==> flow/design.v (excerpt) <==
module uart_top (
	input 		clk,    
	input 		rst_n,
	input 		uart_rx,
	output		uart_tx
);
==> flow/config.mk <==
export PLATFORM = sky130hd
export DESIGN_NAME = uart_top
export DESIGN_NICKNAME = uart_top
export VERILOG_FILES = /design/flow/design.v
export SDC_FILE = /design/flow/constraint.sdc
export NUM_CORES = 4
export LEC_CHECK = 0
export CAP_MARGIN = 20
export CELL_PAD_IN_SITES_DETAIL_PLACEMENT = 0
export CORE_ASPECT_RATIO = 1.12
export CORE_MARGIN = 2
export CORE_UTILIZATION = 72
export CTS_CLUSTER_DIAMETER = 100
export CTS_CLUSTER_SIZE = 97
export PLACE_DENSITY_LB_ADDON = 0.21
export SETUP_SLACK_MARGIN = 0.93
export SLEW_MARGIN = 40
export TNS_END_PERCENT = 80
==> flow/constraint.sdc <==
create_clock -name core_clock -period 3.12 [get_ports {clk}]
set_input_delay 0.6240 -clock core_clock [delete_from_list [all_inputs] [get_ports {clk}]]
set_output_delay 0.6240 -clock core_clock [all_outputs]
set_load 0.01 [all_outputs]
run.sh (not shown) runs the stock make flow with config.mk's settings and CLKGATE_MAP_FILE=.
Change:
CORE_ASPECT_RATIO = 0.9   (was 1.12)
CTS_CLUSTER_DIAMETER = 358   (was 100)
CTS_CLUSTER_SIZE = 20   (was 97)
HOLD_SLACK_MARGIN = 0.28   (was unset)
PLACE_DENSITY_LB_ADDON = 0.0   (was 0.21)
SLEW_MARGIN = 20   (was 40)
The changed run finished with timing, DRC and antenna clean.
Wire length fell by 4.7%.
Cell area stays flat.
Worst setup slack gains 0.092 ns.
Register-to-register slack gets better by 0.09 ns.
Count of clock-buffer cells in the layout grows by 2.
Die area hardly moves.
Synthesized area does not change.
Sequential share of layout area went down by 0.11 points.
Power shrinks by 1.5%.
Clock power decreases by 4.3%.
Fmax went up by 4.4%.
Change:
CELL_PAD_IN_SITES_DETAIL_PLACEMENT = unset   (was 0)
CORE_ASPECT_RATIO = 0.91   (was 0.9)
CTS_CLUSTER_DIAMETER = 314   (was 358)
CTS_CLUSTER_SIZE = 14   (was 20)
PLACE_DENSITY_LB_ADDON = 0.15   (was 0.0)
TNS_END_PERCENT = unset   (was 80)
Final area rose by 1.2%. Synthesized cell count does not change. Via count rose by 4.2%. Clock skew stays flat.
Change:
CORE_ASPECT_RATIO = unset   (was 0.91)
CTS_CLUSTER_DIAMETER = 104   (was 314)
CTS_CLUSTER_SIZE = unset   (was 14)
HOLD_SLACK_MARGIN = unset   (was 0.28)
Outcome: Worst hold slack loses 0.011 ns; cell count barely changes; first-iteration DRC count went down by roughly a tenth; routed wire length went down by a few percent; synthesized area does not change; critical path depth went down by 1.
Change:
CTS_CLUSTER_SIZE = 12   (was unset)
SETUP_SLACK_MARGIN = 0.92   (was 0.93)
Via count barely changes; combinational power hardly moves; sequential cell count does not change; core utilization hardly moves.
Change:
CORE_ASPECT_RATIO = 0.7   (was unset)
CTS_CLUSTER_DIAMETER = 400   (was 104)
CTS_CLUSTER_SIZE = 10   (was 12)
PLACE_DENSITY = 0.37   (was unset)
PLACE_DENSITY_LB_ADDON = unset   (was 0.15)
What happened: Via count hardly moves. Power goes down by about 2%. Area after synthesis stays the same.

---

Setup of cedar:
Starting RTL as in the previous note.
## uart_top
module uart_top (
	input 		clk,    
	input 		rst_n,
	input 		uart_rx,
	output		uart_tx
);
clock: 8.93 ns
lec_check: 0
cap_margin: 0
core_aspect_ratio: 0.89
core_margin: 6
core_utilization: 46
cts_cluster_size: 27
gpl_routability_driven: 0
place_density: 0.59
setup_slack_margin: 2.48
slew_margin: 20
Input-level comparison between zinc and cedar:
- CORE_UTILIZATION: 46 -> 70
- CAP_MARGIN: 0 -> 20
- CORE_MARGIN: 6 -> 2
- SETUP_SLACK_MARGIN: 2.48 -> unset
- PLACE_DENSITY: 0.59 -> unset
- CORE_ASPECT_RATIO: 0.89 -> unset
- CTS_CLUSTER_SIZE: 27 -> 24
- GPL_ROUTABILITY_DRIVEN: 0 -> unset
- the clock period (ns, I/O delays scaled along): 8.93 -> 15.6
Notes after the runs:
zinc: global-route wire length before repair lower than cedar. No stage failed in zinc, and the final checks on the layout all came back clean. In the flow results for zinc and cedar, the critical path depth is smaller on zinc. The number of filler instances in the final layout of zinc falls short of that of cedar by 534. [compare] base=cedar new=zinc: non-clock buffer share of cell area essentially unchanged; fraction of standard cell area in multi-input logic increased 1.5 points; share of power burned in combinational logic increased 2.0 points; detailed placer's ending HPWL essentially unchanged.
The inputs of xenon differ from those of zinc as listed below.
- CTS_CLUSTER_SIZE no longer set, was 24
- CORE_UTILIZATION now 33, was 70
- the clock period (ns, I/O delays scaled along) now 24.5, was 15.6
--- outcome ---
- Comparing zinc and xenon, the higher arrival time of the worst setup path was measured on xenon.
- Re clock power: zinc and xenon aren't equal, and the lower value belongs to xenon.
- [compare] base=zinc new=xenon: global-route usage shows a reduction of 13 points; non-clock buffer count shows no meaningful change; design area shows an increase of about 4.6%; proportion of final cell area spent on non-clock buffers shows no meaningful change.

---

The RTL this note starts from:
==> flow/design.v <==
module uart_rx#(
	parameter CLK_FRE 	= 50,
	parameter UART_RATE = 115200
	) (
	input 				clk,    
	input 				rst_n,
	output 	 			recv_en,	
	output reg 	[ 7:0] 	recv_data,	
	input 				rx_pin 
);
parameter  RATE_CNT = (CLK_FRE * 1000_000 / UART_RATE) - 1;
reg [10:0] clk_cnt;
localparam WAIT = 2'd0, START = 2'd1, RECV = 2'd2, STOP = 2'd3;
reg [1:0] state;
assign recv_en = clk_cnt == RATE_CNT * 3 / 2;
reg [ 7:0] recv_data_r;
reg [ 2:0] recv_cnt;
always@(posedge clk)
	if(!rst_n)begin
		state 		<= WAIT;
		clk_cnt 	<= 0;
		recv_data 	<= 0;
	end
	else
	case(state)
		WAIT:
			if(!rx_pin)begin 
				recv_cnt <= 'd0;
				state <= START;
			end
		START:begin 
			if(clk_cnt == RATE_CNT / 2)begin 
				clk_cnt <= 0;
				state <= RECV;
			end
			else
				clk_cnt <= clk_cnt + 1;
		end
		RECV:begin 
			if(clk_cnt == RATE_CNT)begin 
				clk_cnt <= 0;
				recv_data_r[recv_cnt] <= rx_pin;
				recv_cnt <= recv_cnt + 1;
				state <= (recv_cnt == 7 )?STOP : RECV ;
			end
			else
				clk_cnt <= clk_cnt + 1;
		end
		STOP:begin 
			recv_data <= recv_data_r;
			if(clk_cnt == RATE_CNT * 3 / 2)begin 
				clk_cnt <= 0;
				state <= WAIT;
			end
			else 
				clk_cnt <= clk_cnt + 1;
		end
	endcase
endmodule
module uart_tx#(
	parameter CLK_FRE 	= 50,
	parameter UART_RATE = 115200
	) (
	input 				clk,    
	input 				rst_n,
	input 				send_en ,	
	output 	 			send_busy ,	
	input 		[ 7:0] 	send_data ,	
	output reg 			tx_pin
);
parameter  RATE_CNT = (CLK_FRE * 1000_000 / UART_RATE) - 1;
reg [10:0] clk_cnt;
localparam WAIT = 2'd0, START = 2'd1, SEND = 2'd2, STOP = 2'd3;
reg [1:0] state;
assign send_busy = state != WAIT;
reg [ 7:0] send_data_r;
reg [ 2:0] send_cnt;
always@(posedge clk)
	if(!rst_n)begin
		state 	<= WAIT;
		clk_cnt <= 0;
		tx_pin 	<= 1;
	end
	else
	case(state)
		WAIT:
			if(send_en)begin 
				send_data_r <= send_data;
				send_cnt <= 'd0;
				state <= START;
			end
		START:begin 
			tx_pin <= 0;
			if(clk_cnt == RATE_CNT)begin 
				clk_cnt <= 0;
				state <= SEND;
			end
			else
				clk_cnt <= clk_cnt + 1;
		end
		SEND:begin 
			tx_pin <= send_data_r[send_cnt];
			if(clk_cnt == RATE_CNT)begin 
				clk_cnt <= 0;
				send_cnt <= send_cnt + 1;
				state <= (send_cnt == 7 )?STOP : SEND ;
			end
			else
				clk_cnt <= clk_cnt + 1;
		end
		STOP:begin 
			tx_pin <= 1;
			if(clk_cnt == RATE_CNT)begin 
				clk_cnt <= 0;
				state <= WAIT;
			end
			else
				clk_cnt <= clk_cnt + 1;
		end
	endcase
endmodule
module uart_top (
	input 		clk,    
	input 		rst_n,
	input 		uart_rx,
	output		uart_tx
);
parameter CLK_FRE 		= 50;
parameter UART_RATE 	= 115200;
localparam SEND = 2'd0, WAIT = 2'd1;
reg [1:0] state;
reg  [31:0] wait_cnt;
reg  [ 7:0] send_cnt;
reg  [ 7:0] send_data;
reg  	    send_en;
wire [ 7:0] recv_data;
wire 		recv_en;
wire 		send_busy;
parameter 	ENG_NUM  = 9; 
parameter 	CHE_NUM  = 2; 
parameter 	DATA_NUM = CHE_NUM * 3 + ENG_NUM;  
wire [ DATA_NUM * 8 - 1:0] char_data = {8'hE4,8'hBD,8'hA0,8'hE5,8'hA5,8'hBD,"  World","\r\n"};
wire [ 7:0] char_byte = (send_cnt < DATA_NUM) ? char_data[ (DATA_NUM - 1 - send_cnt) * 8 +: 8] : 8'h00;
always@(posedge clk)
	if(!rst_n)begin
		state 		<= SEND;
		wait_cnt 	<= 0;
		send_cnt 	<= 0;
		send_en 	<= 'b0;
	end
	else
	case(state)
		SEND:begin  
			if(send_cnt == DATA_NUM + 1)begin 
				send_en 	<= 'b0;
				send_cnt 	<=  0;
				state 		<= WAIT;
			end
			else if(!send_busy)begin
				send_en 	<= 'b1;
				send_data 	<= char_byte;
				send_cnt 	<= send_cnt + 1;
			end
		end
		WAIT: 
			if(wait_cnt == CLK_FRE * 1000_000)begin 
				wait_cnt <= 0;
				state <= SEND;
			end
			else begin
				send_en <= recv_en;
				send_data <= recv_data;
				wait_cnt <= wait_cnt + 1;
			end
	endcase
uart_tx #(
	.CLK_FRE 	(CLK_FRE 	),
	.UART_RATE 	(UART_RATE 	)
	)uart_tx_m0(
	.clk 		(clk 		),
	.rst_n 		(rst_n 		),
	.send_en 	(send_en 	),
	.send_busy 	(send_busy 	),
	.send_data 	(send_data 	),
	.tx_pin 	(uart_tx 	)
	);
uart_rx #(
	.CLK_FRE 	(CLK_FRE 	),
	.UART_RATE 	(UART_RATE 	)
	)uart_rx_m0(
	.clk 		(clk 		),
	.rst_n 		(rst_n 		),
	.recv_en 	(recv_en 	),
	.recv_data 	(recv_data 	),
	.rx_pin 	(uart_rx 	)
	);
endmodule
clock: 3.12 ns
lec_check: 0
cap_margin: 20
cell_pad_in_sites_detail_placement: 0
core_aspect_ratio: 1.12
core_margin: 2
core_utilization: 72
cts_cluster_diameter: 164
cts_cluster_size: 97
place_density_lb_addon: 0.21
setup_slack_margin: 0.93
slew_margin: 40
tns_end_percent: 80
The starting point went through all stages and came out clean.
==> next run, changes <==
Settings changed: CORE_ASPECT_RATIO 1.12 to 1.34, CTS_CLUSTER_DIAMETER 164 to 320, CTS_CLUSTER_SIZE 97 to 15, PLACE_DENSITY_LB_ADDON 0.21 to 0.16, SETUP_SLACK_MARGIN 0.93 to 0.78.
The new run finished with timing, DRC and antenna clean.
Total power goes up by 1.5%.
Worst setup slack degrades by 0.10 ns.
Wire length falls by 1.3%.
Power and IR drop assume default switching activity.
